Design top, start of the top module:
module top(
    input logic         clk,
    input logic         SW,          
    input logic [63:0]  pattern,     
    output logic        _48b         
);
Size: about 5,300 cells after synthesis, ~0.042 mm² of cells after synthesis.
export LEC_CHECK = 0
export CAP_MARGIN = 5
export CORE_MARGIN = 2
export CORE_UTILIZATION = 72
export SLEW_MARGIN = 20
create_clock -name core_clock -period 5.7 [get_ports {clk}]
run.sh (not shown) runs the stock make flow with config.mk's settings and CLKGATE_MAP_FILE=.
The baseline ran to the end with no violations.
Next try:
- CTS_CLUSTER_SIZE: not set -> 35
- PLACE_DENSITY: not set -> 0.65
- clock period: 5.7 -> 4.66 ns (I/O delays scaled with it)
Now the flow did not get past 5_1_grt.
Synthesized cell count is unchanged.
Die area stays the same.
Area after synthesis is unchanged.
Next try:
- ABC_AREA: not set -> 1
- CAP_MARGIN: 5 -> 20
- CORE_UTILIZATION: 72 -> 70
- CTS_CLUSTER_SIZE: 35 -> 15
- PLACE_DENSITY: 0.65 -> not set
- SETUP_SLACK_MARGIN: not set -> -0.32
- clock period: 4.66 -> 5.36 ns (I/O delays scaled with it)
- The changed run finished with timing, DRC and antenna clean
- die area grows by 2.4%
- synthesized area decreases by 0.42%
- synthesized cell count rises by 44%

== job 3782 ==
Starting RTL as in the previous note.
Settings: LEC_CHECK=0, CAP_MARGIN=20, CORE_MARGIN=2, CORE_UTILIZATION=68, SETUP_SLACK_MARGIN=-0.26, SLEW_MARGIN=20; clock period 4.48 ns.
Every stage of job 3782 finished as expected; the final checks, on the other hand, flagged setup timing, which means the layout fails.
The following lists how job 3231 was set up differently from job 3782:
# job 3782
export LEC_CHECK = 0
export CAP_MARGIN = 20
export CORE_MARGIN = 2
export CORE_UTILIZATION = 68
export SETUP_SLACK_MARGIN = -0.26
export SLEW_MARGIN = 20
create_clock -name core_clock -period 4.48 [get_ports {clk}]
# job 3231
export LEC_CHECK = 0
export CAP_MARGIN = 20
export CORE_MARGIN = 2
export CORE_UTILIZATION = 72
export SLEW_MARGIN = 20
create_clock -name core_clock -period 6.7 [get_ports {clk}]
### Flow results
Of job 3782 and job 3231, only job 3231 finishes the flow clean.
No crash in job 3782: every stage finished, but the layout fails its final checks due to setup timing.
Job 3231 reports its last element of the critical path as u3.grid[7] while job 3782 reports u3.grid[93].
Measured against job 3231, the number of global-route vias before repair of job 3782 comes out at 1.14 times the reference value.
Edits applied to the flow inputs when going from job 3231 to job 9416:
# job 3231
export LEC_CHECK = 0
export CAP_MARGIN = 20
export CORE_MARGIN = 2
export CORE_UTILIZATION = 72
export SLEW_MARGIN = 20
create_clock -name core_clock -period 6.7 [get_ports {clk}]
# job 9416
export LEC_CHECK = 0
export ABC_AREA = 1
export CAP_MARGIN = 20
export CORE_MARGIN = 2
export CORE_UTILIZATION = 72
export PLACE_DENSITY = 0.41
export SLEW_MARGIN = 20
create_clock -name core_clock -period 4.92 [get_ports {clk}]
[summary]
Looking at the reports, job 9416 completed the entire flow and the layout it produced met the timing, DRC and antenna checks. From job 9416 to job 3231, number of flip-flops and latches did not move at all. When job 9416 is measured against job 3231, its sequential share of layout area turns out 0.35 points lower. Between job 3231 and job 9416, the first-iteration detailed-routing DRC count is lower for job 9416. Comparing the two runs side by side, job 9416 comes out ahead of job 3231 on wire length of the first global-routing pass. Worst setup slack delta (job 9416 − job 3231): unfavourable. In the flow results for job 3231 and job 9416, the buffer share of cell area is larger on job 9416.
--- input diff job 9416..job 8396 ---
# job 9416
export LEC_CHECK = 0
export ABC_AREA = 1
export CAP_MARGIN = 20
export CORE_MARGIN = 2
export CORE_UTILIZATION = 72
export PLACE_DENSITY = 0.41
export SLEW_MARGIN = 20
create_clock -name core_clock -period 4.92 [get_ports {clk}]
# job 8396
export LEC_CHECK = 0
export ABC_AREA = 1
export CAP_MARGIN = 20
export CORE_ASPECT_RATIO = 1.12
export CORE_MARGIN = 2
export CORE_UTILIZATION = 72
export CTS_CLUSTER_SIZE = 34
export GPL_TIMING_DRIVEN = 1
export PLACE_DENSITY_LB_ADDON = 0.27
export SLEW_MARGIN = 20
export TNS_END_PERCENT = 30
create_clock -name core_clock -period 2.69 [get_ports {clk}]
## What came out
- Across job 9416 and job 8396, a clean result was obtained everywhere but in job 8396.
- As the logs show, job 8396 stopped at 4_1_cts after a tool error, so it never reached the end of the flow.
- In job 8396, horizontal die dimension is lower than in job 9416.
- Sort job 8396 and job 9416 by number of cells in the design after placement desc -> top: job 8396
- Job 9416 -> job 8396: synthesized area delta 0, exact match
- Between job 8396 and job 9416, the difference in area of the die is negligible.
- Looking at job 8396 and job 9416, the initial standard-cell utilization of the core is a wash.
Inputs modified between job 8396 and job 4603:
# job 8396
export LEC_CHECK = 0
export ABC_AREA = 1
export CAP_MARGIN = 20
export CORE_ASPECT_RATIO = 1.12
export CORE_MARGIN = 2
export CORE_UTILIZATION = 72
export CTS_CLUSTER_SIZE = 34
export GPL_TIMING_DRIVEN = 1
export PLACE_DENSITY_LB_ADDON = 0.27
export SLEW_MARGIN = 20
export TNS_END_PERCENT = 30
create_clock -name core_clock -period 2.69 [get_ports {clk}]
# job 4603
export LEC_CHECK = 0
export ABC_AREA = 1
export CAP_MARGIN = 20
export CORE_MARGIN = 2
export CORE_UTILIZATION = 72
export CTS_CLUSTER_DIAMETER = 396
export CTS_CLUSTER_SIZE = 15
export SETUP_SLACK_MARGIN = -0.32
export SLEW_MARGIN = 20
create_clock -name core_clock -period 5.36 [get_ports {clk}]
[summary]
- Job 4603 completed every stage of the flow, and the final layout passed the timing, DRC and antenna checks.
- Total placed cells including tap cells, job 8396 and job 4603: lower on job 4603
- On initial cell density of the core, job 8396 and job 4603 are neck and neck.
- Area enclosed by the die boundary delta (job 4603 -> job 8396): insignificant
- Job 4603 against job 8396: detailed placer's ending HPWL lower; die extent in y lost 5.4%; combined area of all synthesized cells was more or less identical.
